try-violet:
## Conv
module Conv(
  clk,
  rst_n,
  image_valid,
  filter_valid,
  in_data,
  out_valid,
  out_data
);
input clk,rst_n,image_valid,filter_valid;
input [2:0] in_data;
output logic [8:0]out_data;
output logic out_valid;
logic [2:0] A,B,C,D,E,F,G,H,I;
logic [2:0] A1,A2,A3,A4,A5,A6,A7,A8,B1,B2,B3,B4,B5,B6,B7,B8,C1,C2,C3,C4,C5,C6,C7,C8,D1,D2,D3,D4,D5,D6,D7,D8,E1,E2,E3,E4,E5,E6,E7,E8,F1,F2,F3,F4,F5,F6,F7,F8,G1,G2,G3,G4,G5,G6,G7,G8,H1,H2,H3,H4,H5,H6,H7,H8;
logic [5:0] cntin;
logic [5:0] cnt_mul;
logic [3:0] cnt_out;
logic [8:0] CO1,CO2,CO3,CO4;
logic [8:0] CON1,CON2,CON3,CON4,CON5,CON6,CON7,CON8,CON9,CON10,CON11,CON12,CON13,CON14,CON15,CON16,CON17,CON18,CON19,CON20,CON21,CON22,CON23,CON24,CON25,CON26,CON27,CON28,CON29,CON30,CON31,CON32,CON33,CON34,CON35,CON36;
logic [2:0] i1,i2,i3,i4,i5,i6,i7,i8,i9;
logic [1:0] c_state, n_state;
logic [8:0] comp1,comp2,sol,temp_con;
parameter GET_dATA= 2'b00,MUL= 2'b01,OUT = 2'b10;
	assign comp1 = (CO1>CO2)? CO1 : CO2;
	assign comp2 = (CO3>CO4)? CO3 : CO4;
	assign sol = (comp1 >comp2)? comp1 : comp2;
always_ff @(posedge clk or negedge rst_n)
begin
	if (!rst_n) 
	begin
		out_data <= 0;
		out_valid <= 0 ;
		c_state <= 2'b00;
		cntin <=0;
		cnt_out<=0;
		cnt_mul<=0;
	end
    else        
	begin
	c_state <= n_state;
		case (c_state)
		  GET_dATA: 
			begin
				out_valid <= 0 ;
				out_data <=0;
				cnt_out<=0;
				if (filter_valid)
				begin
					A<=B;B<=C;C<=D;
					D<=E;E<=F;F<=G;
					G<=H;H<=I;I<=in_data;
				end
				else if (image_valid)
				begin
					cntin<=cntin+1;
					A1<=A2;A2<=A3;A3<=A4;A4<=A5;A5<=A6;A6<=A7;A7<=A8;A8<=B1;
					B1<=B2;B2<=B3;B3<=B4;B4<=B5;B5<=B6;B6<=B7;B7<=B8;B8<=C1;
  ...
Size: about 4,200 cells after synthesis, roughly 640 flip-flops, ~17 I/O pins, about 37,000 µm² of cells after synthesis.
Settings: LEC_CHECK=0, ABC_AREA=1, CAP_MARGIN=5, CORE_MARGIN=2, CORE_UTILIZATION=40, CTS_CLUSTER_SIZE=77, SLEW_MARGIN=20; clock period 6.0 ns.
run.sh (not shown) runs the stock make flow with config.mk's settings and CLKGATE_MAP_FILE=.
try-violet: PASS, flow complete, no timing, DRC or antenna violations
The following lists how try-onyx was set up differently from try-violet:
-- flow/config.mk --
<<< try-violet, line 8
export ABC_AREA = 1
export CAP_MARGIN = 5
>>> try-onyx, line 8
export ABC_AREA = 0
export CAP_MARGIN = 20
export CELL_PAD_IN_SITES_GLOBAL_PLACEMENT = 2
export CORE_ASPECT_RATIO = 0.65
<<< try-violet, line 11
export CORE_UTILIZATION = 40
export CTS_CLUSTER_SIZE = 77
>>> try-onyx, line 13
export CORE_UTILIZATION = 19
export GPL_ROUTABILITY_DRIVEN = 0
export PLACE_DENSITY_LB_ADDON = 0.2
<<< try-violet, line 14
>>> try-onyx, line 17
export TNS_END_PERCENT = 65
==> flow/constraint.sdc <==
create_clock -name core_clock -period 5.6 [get_ports {clk}]
set_input_delay 1.1200 -clock core_clock [delete_from_list [all_inputs] [get_ports {clk}]]
set_output_delay 1.1200 -clock core_clock [all_outputs]
set_load 0.01 [all_outputs]
Findings:
- Going from try-violet to try-onyx, worst-case clock skew rose by 0.036 ns, cell-internal power rose by 11%, least setup slack across all paths after layout fell by 0.43 ns.
- A peak-usage layer in the global routing report of met2 is what try-violet shows, while met1 belongs to try-onyx.
Changes in try-cedar relative to try-onyx:
==> flow/config.mk <==
export PLATFORM = sky130hd
export DESIGN_NAME = Conv
export DESIGN_NICKNAME = Conv
export VERILOG_FILES = /design/flow/design.v
export SDC_FILE = /design/flow/constraint.sdc
export NUM_CORES = 4
export LEC_CHECK = 0
export CAP_MARGIN = 20
export CORE_MARGIN = 2
export CORE_UTILIZATION = 40
export SETUP_SLACK_MARGIN = 0.12
export SLEW_MARGIN = 20
==> flow/constraint.sdc <==
create_clock -name core_clock -period 5.63 [get_ports {clk}]
set_input_delay 1.1260 -clock core_clock [delete_from_list [all_inputs] [get_ports {clk}]]
set_output_delay 1.1260 -clock core_clock [all_outputs]
set_load 0.01 [all_outputs]
### Flow results
- Standby leakage power down 3.6% in try-cedar wrt try-onyx
- Per the comparison of try-cedar with try-onyx, area enclosed by the die boundary down about 50%, critical path depth -1.
- Summary of try-cedar over try-onyx: sequential group share of total power climbed 2.1 points, routed wire length dropped about 18%, core utilization before placement climbed 21 points, post-cts gate resize count dropped 1, cell area dropped about 6%.
- Looking only at fraction of the core area covered by cells at the end of the flow, and setting everything else aside, the higher value of try-cedar and try-onyx goes to try-cedar.
--- input diff try-cedar..try-willow ---
-- flow/config.mk --
<<< try-cedar, line 10
export CORE_UTILIZATION = 40
export SETUP_SLACK_MARGIN = 0.12
>>> try-willow, line 10
export CORE_UTILIZATION = 56
export CTS_CLUSTER_SIZE = 30
export SETUP_SLACK_MARGIN = 1.07
==> flow/constraint.sdc <==
create_clock -name core_clock -period 4.07 [get_ports {clk}]
set_input_delay 0.8140 -clock core_clock [delete_from_list [all_inputs] [get_ports {clk}]]
set_output_delay 0.8140 -clock core_clock [all_outputs]
set_load 0.01 [all_outputs]
Notes after the runs:
Re largest fanout of any net on the critical path: try-willow is 1 down on try-cedar.
Note that the switching power recorded for try-willow amounts to 1.4 times the value seen in try-cedar.
try-willow had finished all stages when the layout checks came back failing, citing negative setup slack.
try-willow: overall power after layout is about 40% higher than what try-cedar reported.
Amount of wire on met2 after detailed routing (try-willow vs. try-cedar) increases by a few percent
Comparing via count for try-cedar and try-willow, the bigger number came from try-willow.
Changes in try-raven relative to try-willow:
-- flow/config.mk --
<<< try-willow, line 8
>>> try-raven, line 8
export ABC_AREA = 1
<<< try-willow, line 10
export CORE_UTILIZATION = 56
export CTS_CLUSTER_SIZE = 30
export SETUP_SLACK_MARGIN = 1.07
>>> try-raven, line 11
export CORE_UTILIZATION = 35
export CTS_CLUSTER_DIAMETER = 374
export CTS_CLUSTER_SIZE = 16
export GPL_ROUTABILITY_DRIVEN = 0
export GPL_TIMING_DRIVEN = 0
export MAX_ROUTING_LAYER = met5
export PLACE_DENSITY_LB_ADDON = 0.02
export SETUP_SLACK_MARGIN = 1.2
<<< try-willow, line 14
>>> try-raven, line 20
export TNS_END_PERCENT = 65
==> flow/constraint.sdc <==
create_clock -name core_clock -period 8.77 [get_ports {clk}]
set_input_delay 1.7540 -clock core_clock [delete_from_list [all_inputs] [get_ports {clk}]]
set_output_delay 1.7540 -clock core_clock [all_outputs]
set_load 0.01 [all_outputs]
Notes after the runs:
Changes observed in try-raven relative to try-willow: met3 demand-to-capacity share in global routing now smaller; largest stage delay on the critical path now smaller; layout-stage area growth over the synthesis result now smaller; worst hold slack now larger.
Of the two candidates, try-willow has the worse post-placement worst setup slack and try-raven the better one.
try-raven closes out successfully: all stages finished, all timing, DRC and antenna checks passed.
Delta(mean instance size in the synthesized netlist, try-raven - try-willow) < 0

Conv again, from the RTL that the note above started with.
clock: 3.99 ns
lec_check: 0
cap_margin: 20
core_margin: 2
core_utilization: 66
cts_cluster_diameter: 356
cts_cluster_size: 25
setup_slack_margin: -0.4
slew_margin: 20
The first run ended with an error in 5_1_grt with ODB-0269.
Rerun with:
- ABC_AREA: unset -> 1
- CORE_UTILIZATION: 66 -> 62
- CTS_CLUSTER_DIAMETER: 356 -> unset
- CTS_CLUSTER_SIZE: 25 -> unset
- SETUP_SLACK_MARGIN: -0.4 -> unset
- clock period: 3.99 -> 5.17 ns (I/O delays scaled with it)
This time the run reached the layout checks and failed them: setup timing. Area after synthesis falls by 0.48%. Die size grows by 5.8%. Synthesized cell count rises by 37%.
Rerun with:
- ABC_AREA: 1 -> unset
- CORE_UTILIZATION: 62 -> 60
- SETUP_SLACK_MARGIN: unset -> 0.8
- clock period: 5.17 -> 3.13 ns (I/O delays scaled with it)
Outcome:
- With this change the flow stopped in 5_1_grt with ODB-0269
- area after synthesis went up slightly
- synthesized cell count falls by a quarter to a third
- die area rises by a few percent
Power figures rest on the tool's default switching activity, not on a simulated workload.
